==> flow/design.v (excerpt) <==
module multiple_rounds#(parameter N = 32, parameter M= 20)(
  input clk, input rst,
  input wire [N-1:0] a,
  input wire [N-1:0] b,
  input wire [N-1:0] c,
  input wire [N-1:0] d,
  output wire [N-1:0] a_out,
  output wire [N-1:0] b_out,
  output wire [N-1:0] c_out,
  output wire [N-1:0] d_out,
  output reg ready);
  reg [N-1:0] a_hold_0;
  reg [N-1:0] b_hold_0;
  reg [N-1:0] c_hold_0;
  reg [N-1:0] d_hold_0;
  wire [N-1:0] a_next_0;
  wire [N-1:0] b_next_0;
  wire [N-1:0] c_next_0;
  wire [N-1:0] d_next_0;
  reg [N-1:0] a_hold_1;
  reg [N-1:0] b_hold_1;
  reg [N-1:0] c_hold_1;
  reg [N-1:0] d_hold_1;
  wire [N-1:0] a_next_1;
  wire [N-1:0] b_next_1;
  wire [N-1:0] c_next_1;
  wire [N-1:0] d_next_1;
  reg [N-1:0] a_hold_2;
  reg [N-1:0] b_hold_2;
  reg [N-1:0] c_hold_2;
  reg [N-1:0] d_hold_2;
  wire [N-1:0] a_next_2;
  wire [N-1:0] b_next_2;
  wire [N-1:0] c_next_2;
  wire [N-1:0] d_next_2;
  reg [N-1:0] a_hold_3;
  reg [N-1:0] b_hold_3;
  reg [N-1:0] c_hold_3;
  reg [N-1:0] d_hold_3;
  wire [N-1:0] a_next_3;
  wire [N-1:0] b_next_3;
  wire [N-1:0] c_next_3;
  wire [N-1:0] d_next_3;
  reg [N-1:0] a_hold_4;
  reg [N-1:0] b_hold_4;
  reg [N-1:0] c_hold_4;
  reg [N-1:0] d_hold_4;
  wire [N-1:0] a_next_4;
  wire [N-1:0] b_next_4;
  wire [N-1:0] c_next_4;
  wire [N-1:0] d_next_4;
  reg [N-1:0] a_hold_5;
  reg [N-1:0] b_hold_5;
  ...
Size in the first run: ~11000 cells after synthesis, roughly 260 I/O pins, roughly 110000 sq um of cells after synthesis.
make LEC_CHECK=0 CAP_MARGIN=25 CELL_PAD_IN_SITES_DETAIL_PLACEMENT=0 CORE_ASPECT_RATIO=1.18 CORE_MARGIN=2 CORE_UTILIZATION=66 CTS_CLUSTER_DIAMETER=351 CTS_CLUSTER_SIZE=15 GPL_TIMING_DRIVEN=1 HOLD_SLACK_MARGIN=-0.01 MAX_ROUTING_LAYER=met5 PLACE_DENSITY_LB_ADDON=0.29 SLEW_MARGIN=20 finish   # period 8.77 ns
run.sh (not shown) runs the stock make flow with config.mk's settings and CLKGATE_MAP_FILE=.
The first run ended with an error in 4_1_cts.
Then changed:
- CAP_MARGIN: 25 -> 20
- CELL_PAD_IN_SITES_DETAIL_PLACEMENT: 0 -> default
- CORE_ASPECT_RATIO: 1.18 -> default
- CORE_UTILIZATION: 66 -> 72
- CTS_CLUSTER_DIAMETER: 351 -> default
- CTS_CLUSTER_SIZE: 15 -> 52
- GPL_TIMING_DRIVEN: 1 -> default
- HOLD_SLACK_MARGIN: -0.01 -> -0.1
- MAX_ROUTING_LAYER: met5 -> default
- PLACE_DENSITY_LB_ADDON: 0.29 -> 0.2
- clock period: 8.77 -> 11.4 ns (I/O delays scaled with it)
What happened: The new run aborted during 5_1_grt (GRT-0232); die area goes down by 8.3%; area after synthesis is unchanged; synthesized cell count stays the same.
Then changed:
- CORE_UTILIZATION: 72 -> 45
- CTS_CLUSTER_SIZE: 52 -> default
- HOLD_SLACK_MARGIN: -0.1 -> default
- PLACE_DENSITY: default -> 0.6
- PLACE_DENSITY_LB_ADDON: 0.2 -> default
- clock period: 11.4 -> 18.0 ns (I/O delays scaled with it)
Outcome: With this change the flow ran to the end with no violations. Die area increases by 59%. Area after synthesis does not change. Synthesized cell count does not change.
Then changed:
- CORE_UTILIZATION: 45 -> 72
- CTS_CLUSTER_SIZE: default -> 53
- HOLD_SLACK_MARGIN: default -> -0.1
- PLACE_DENSITY: 0.6 -> default
- PLACE_DENSITY_LB_ADDON: default -> 0.26
- clock period: 18.0 -> 11.4 ns (I/O delays scaled with it)
Effect: This time the run aborted during 5_1_grt; die area shrinks by 37%; area after synthesis is unchanged; synthesized cell count is unchanged.

---

== run A ==
multiple_rounds again, from the RTL that the note above started with.
==> flow/config.mk <==
export PLATFORM = sky130hd
export DESIGN_NAME = multiple_rounds
export DESIGN_NICKNAME = multiple_rounds
export VERILOG_FILES = /design/flow/design.v
export SDC_FILE = /design/flow/constraint.sdc
export NUM_CORES = 4
export LEC_CHECK = 0
export CAP_MARGIN = 25
export CELL_PAD_IN_SITES_DETAIL_PLACEMENT = 0
export CORE_ASPECT_RATIO = 1.18
export CORE_MARGIN = 2
export CORE_UTILIZATION = 70
export GPL_TIMING_DRIVEN = 1
export MAX_ROUTING_LAYER = met5
export PLACE_DENSITY_LB_ADDON = 0.1
export SLEW_MARGIN = 20
==> flow/constraint.sdc <==
create_clock -name core_clock -period 12.0 [get_ports {clk}]
set_input_delay 2.4000 -clock core_clock [delete_from_list [all_inputs] [get_ports {clk}]]
set_output_delay 2.4000 -clock core_clock [all_outputs]
set_load 0.01 [all_outputs]
Run A never completed, since it errored out during global routing.
[inputs] run B vs run A
# run A
export LEC_CHECK = 0
export CAP_MARGIN = 25
export CELL_PAD_IN_SITES_DETAIL_PLACEMENT = 0
export CORE_ASPECT_RATIO = 1.18
export CORE_MARGIN = 2
export CORE_UTILIZATION = 70
export GPL_TIMING_DRIVEN = 1
export MAX_ROUTING_LAYER = met5
export PLACE_DENSITY_LB_ADDON = 0.1
export SLEW_MARGIN = 20
create_clock -name core_clock -period 12.0 [get_ports {clk}]
# run B
export LEC_CHECK = 0
export CAP_MARGIN = 20
export CORE_MARGIN = 2
export CORE_UTILIZATION = 45
export PLACE_DENSITY = 0.6
export SLEW_MARGIN = 20
create_clock -name core_clock -period 15.8 [get_ports {clk}]
Findings:
In the flow results for run A and run B, the cell row count is smaller on run A. Per the comparison of run B with run A, number of register bits inferred by synthesis comparable, sink count of the clock tree flat, number of different library cells in the post-synthesis netlist roughly the same, number of cells in the design after placement went up 573. Relative to run A, floorplan die width increased by 35% in run B. Across both runs, number of buffers added by the clock tree synthesis step was higher for run B than for run A. Combined area of all synthesized cells came out exactly the same in run A and run B. Comparing placed wire-length estimate after detailed placement for run A and run B, the smaller number came from run A. Run B -> run A: yosys-reported design area after synthesis flat. When the final numbers for run A and run B were put side by side, the die outline area turned out to be greater in run B. No final results exist for run A, since it was stopped by error GRT-0232 during global routing. Run B completed; timing, DRC and antenna clean.
The inputs of run C differ from those of run B as listed below.
# run B
export LEC_CHECK = 0
export CAP_MARGIN = 20
export CORE_MARGIN = 2
export CORE_UTILIZATION = 45
export PLACE_DENSITY = 0.6
export SLEW_MARGIN = 20
create_clock -name core_clock -period 15.8 [get_ports {clk}]
# run C
export LEC_CHECK = 0
export CAP_MARGIN = 20
export CORE_MARGIN = 2
export CORE_UTILIZATION = 62
export PLACE_DENSITY = 0.6
export SLEW_MARGIN = 20
create_clock -name core_clock -period 15.8 [get_ports {clk}]
## What came out
Higher die area goes to run B over run C.
Run C vs run B on max-slew headroom at the worst pin: run C is the higher one.
Of the two candidates, run B has the worse worst hold slack across all endpoints and run C the better one.
What run D does differently from run C at the input level:
# run C
export LEC_CHECK = 0
export CAP_MARGIN = 20
export CORE_MARGIN = 2
export CORE_UTILIZATION = 62
export PLACE_DENSITY = 0.6
export SLEW_MARGIN = 20
create_clock -name core_clock -period 15.8 [get_ports {clk}]
# run D
export LEC_CHECK = 0
export CAP_MARGIN = 25
export CELL_PAD_IN_SITES_DETAIL_PLACEMENT = 0
export CORE_ASPECT_RATIO = 1.18
export CORE_MARGIN = 2
export CORE_UTILIZATION = 58
export GPL_TIMING_DRIVEN = 1
export HOLD_SLACK_MARGIN = 0.29
export MAX_ROUTING_LAYER = met5
export SETUP_SLACK_MARGIN = 1.94
export SLEW_MARGIN = 20
create_clock -name core_clock -period 12.0 [get_ports {clk}]
Findings:
Diff run C -> run D: count of flip-flops and latches did not really move, data required time at the worst endpoint went down. Looking at data arrival time of the critical path across run C and run D, the one that comes out lower is run D.
For run E, these inputs were changed with respect to run D:
# run D
export LEC_CHECK = 0
export CAP_MARGIN = 25
export CELL_PAD_IN_SITES_DETAIL_PLACEMENT = 0
export CORE_ASPECT_RATIO = 1.18
export CORE_MARGIN = 2
export CORE_UTILIZATION = 58
export GPL_TIMING_DRIVEN = 1
export HOLD_SLACK_MARGIN = 0.29
export MAX_ROUTING_LAYER = met5
export SETUP_SLACK_MARGIN = 1.94
export SLEW_MARGIN = 20
create_clock -name core_clock -period 12.0 [get_ports {clk}]
# run E
export LEC_CHECK = 0
export CAP_MARGIN = 20
export CORE_MARGIN = 2
export CORE_UTILIZATION = 24
export PLACE_DENSITY = 0.6
export SLEW_MARGIN = 20
create_clock -name core_clock -period 19.3 [get_ports {clk}]
Findings:
- The final layout from run E, which completed every stage, passed the timing, DRC and antenna checks at the end of the flow.
- Run D has completed all stages; timing, DRC and antenna checks passed.
- Max number of stages on the worst setup path across run E and run D: run E
- Run E vs run D: per-cell via count in the routed design down by more than 10%
- [diff] wire length, run E relative to run D: improvement
> inputs changed (run E -> run F)
# run E
export LEC_CHECK = 0
export CAP_MARGIN = 20
export CORE_MARGIN = 2
export CORE_UTILIZATION = 24
export PLACE_DENSITY = 0.6
export SLEW_MARGIN = 20
create_clock -name core_clock -period 19.3 [get_ports {clk}]
# run F
export LEC_CHECK = 0
export CAP_MARGIN = 20
export CORE_MARGIN = 2
export CORE_UTILIZATION = 72
export CTS_CLUSTER_SIZE = 14
export HOLD_SLACK_MARGIN = 0.3
export PLACE_DENSITY_LB_ADDON = 0.2
export SETUP_SLACK_MARGIN = 2.2
export SLEW_MARGIN = 20
create_clock -name core_clock -period 13.2 [get_ports {clk}]
--- outcome ---
Diff run F..run E | synthesized instance count | unchanged. Summary of run F over run E: area after synthesis saw little to no change, last weighted congestion value of the routability-driven placer now larger, area of placed instances went down. When run F is set beside run E, its half-perimeter wire length of the detailed placement result turns out to be 14% smaller. For overall die area, dividing the value from run E by the value from run F gives 3.0. Diff run E..run F | summed standard-cell area reported by yosys | unchanged. Run F: post-CTS setup-driven buffer insertion count is 261 higher than what run E reported. Status(run F) = ERROR, stage = global routing. The final reports for run F and run E show worst setup timing slack at the placement stage lower in the former.
